## b8Xb8_s16
module b8Xb8_s16( 
  input clk,
  input rst_n, 
  input [7:0] in1_0  ,
  input [7:0] in1_1  ,
  input [7:0] in1_2  ,
  input [7:0] in1_3  ,
  input [7:0] in1_4  ,
  input [7:0] in1_5  ,
  input [7:0] in1_6  ,
  input [7:0] in1_7  ,
  input [7:0] in1_8  ,
  input [7:0] in1_9  ,
  input [7:0] in1_10 ,
  input [7:0] in1_11 ,
  input [7:0] in1_12 ,
  input [7:0] in1_13 ,
  input [7:0] in1_14 ,
  input [7:0] in1_15 ,
  input [7:0] in2_0  ,
  input [7:0] in2_1  ,
  input [7:0] in2_2  ,
  input [7:0] in2_3  ,
  input [7:0] in2_4  ,
  input [7:0] in2_5  ,
  input [7:0] in2_6  ,
  input [7:0] in2_7  ,
  input [7:0] in2_8  ,
  input [7:0] in2_9  ,
  input [7:0] in2_10 ,
  input [7:0] in2_11 ,
  input [7:0] in2_12 ,
  input [7:0] in2_13 ,
  input [7:0] in2_14 ,
  input [7:0] in2_15 ,
  output [11:0] out
  );
clock: 7.5 ns
lec_check: 0
cap_margin: 20
core_margin: 2
core_utilization: 40
cts_cluster_size: 68
gpl_timing_driven: 0
hold_slack_margin: 0.28
slew_margin: 20
run.sh (not shown) runs the stock make flow with config.mk's settings and CLKGATE_MAP_FILE=.
Change:
Settings changed: CAP_MARGIN 20 to 5, CORE_UTILIZATION 40 to 72, CTS_CLUSTER_SIZE 68 to 40, GPL_TIMING_DRIVEN 0 to default, HOLD_SLACK_MARGIN 0.28 to default.
Clock period 7.5 ns to 5.2 ns, I/O delays scaled along.
After rerunning: The changed run finished with setup timing left. Wire length came out higher by roughly a tenth. First-iteration DRC count increases by well over a third. Critical path depth is higher by 2. Synthesized area does not change. Final cell count decreases by a few percent. Flip-flop count is unchanged. Via count went up by about a fifth. Sequential share of layout area went down by 0.79 points. Cell area grows by a few percent.
Change:
Settings changed: CAP_MARGIN 5 to 15, CORE_UTILIZATION 72 to 70, SETUP_SLACK_MARGIN from default to 1.25.
Clock period 5.2 ns to 4.38 ns, I/O delays scaled along.
What happened: Now the flow ended with an error in 5_1_grt; die size grows by about 2.8%; synthesized cell count does not change; area after synthesis stays the same.

* * *

The RTL this note starts from:
==> flow/design.v <==
module b8Xb8_s16( 
  input clk,
  input rst_n, 
  input [7:0] in1_0  ,
  input [7:0] in1_1  ,
  input [7:0] in1_2  ,
  input [7:0] in1_3  ,
  input [7:0] in1_4  ,
  input [7:0] in1_5  ,
  input [7:0] in1_6  ,
  input [7:0] in1_7  ,
  input [7:0] in1_8  ,
  input [7:0] in1_9  ,
  input [7:0] in1_10 ,
  input [7:0] in1_11 ,
  input [7:0] in1_12 ,
  input [7:0] in1_13 ,
  input [7:0] in1_14 ,
  input [7:0] in1_15 ,
  input [7:0] in2_0  ,
  input [7:0] in2_1  ,
  input [7:0] in2_2  ,
  input [7:0] in2_3  ,
  input [7:0] in2_4  ,
  input [7:0] in2_5  ,
  input [7:0] in2_6  ,
  input [7:0] in2_7  ,
  input [7:0] in2_8  ,
  input [7:0] in2_9  ,
  input [7:0] in2_10 ,
  input [7:0] in2_11 ,
  input [7:0] in2_12 ,
  input [7:0] in2_13 ,
  input [7:0] in2_14 ,
  input [7:0] in2_15 ,
  output [11:0] out
  );
  reg [19:0] psum;
  reg [15:0] prod_0  ;
  reg [15:0] prod_1  ;
  reg [15:0] prod_2  ;
  reg [15:0] prod_3  ;
  reg [15:0] prod_4  ;
  reg [15:0] prod_5  ;
  reg [15:0] prod_6  ;
  reg [15:0] prod_7  ;
  reg [15:0] prod_8  ;
  reg [15:0] prod_9  ;
  reg [15:0] prod_10 ;
  reg [15:0] prod_11 ;
  reg [15:0] prod_12 ;
  reg [15:0] prod_13 ;
  reg [15:0] prod_14 ;
  reg [15:0] prod_15 ;
  always @(negedge rst_n or posedge clk) begin
    if (rst_n == 1'b0) begin
      prod_0  <= 16'b0;
      prod_1  <= 16'b0;
      prod_2  <= 16'b0;
      prod_3  <= 16'b0;
      prod_4  <= 16'b0;
      prod_5  <= 16'b0;
      prod_6  <= 16'b0;
      prod_7  <= 16'b0;
      prod_8  <= 16'b0;
      prod_9  <= 16'b0;
      prod_10 <= 16'b0;
      prod_11 <= 16'b0;
      prod_12 <= 16'b0;
      prod_13 <= 16'b0;
      prod_14 <= 16'b0;
      prod_15 <= 16'b0;
      psum <= 20'b0;
    end else begin
      prod_0  <= in1_0  * in2_0  ;
      prod_1  <= in1_1  * in2_1  ;
      prod_2  <= in1_2  * in2_2  ;
      prod_3  <= in1_3  * in2_3  ;
      prod_4  <= in1_4  * in2_4  ;
      prod_5  <= in1_5  * in2_5  ;
      prod_6  <= in1_6  * in2_6  ;
      prod_7  <= in1_7  * in2_7  ;
      prod_8  <= in1_8  * in2_8  ;
      prod_9  <= in1_9  * in2_9  ;
      prod_10 <= in1_10 * in2_10 ;
      prod_11 <= in1_11 * in2_11 ;
      prod_12 <= in1_12 * in2_12 ;
      prod_13 <= in1_13 * in2_13 ;
      prod_14 <= in1_14 * in2_14 ;
      prod_15 <= in1_15 * in2_15 ;
      psum <= prod_0  + prod_1  + prod_2  + prod_3
           + prod_4  + prod_5  + prod_6  + prod_7
           + prod_8  + prod_9  + prod_10 + prod_11
           + prod_12 + prod_13 + prod_14 + prod_15;
    end
  end
  assign out = psum[19:9];
endmodule
Settings: LEC_CHECK=0, CAP_MARGIN=5, CORE_MARGIN=2, CORE_UTILIZATION=67, SETUP_SLACK_MARGIN=-0.03, SLEW_MARGIN=20; clock period 5.22 ns.
The starting point completed, yet does not pass: negative setup slack.
Rerun with:
Settings changed: CAP_MARGIN 5 to 20, CORE_UTILIZATION 67 to 17, SETUP_SLACK_MARGIN -0.03 to unset.
Clock period 5.22 ns to 5.74 ns, I/O delays scaled along.
Now the flow completed without violations.
Sequential share of layout area decreases by 0.24 points.
Utilization goes down by 60 points.
Setup slack improves by 220 ps.
Fmax goes down by a few percent.
Flip-flop count stays the same.
Via count decreases by a few percent.
Register-to-register slack improves by 220 ps.
Global-route usage went down by 23 points.
Area after synthesis stays the same.
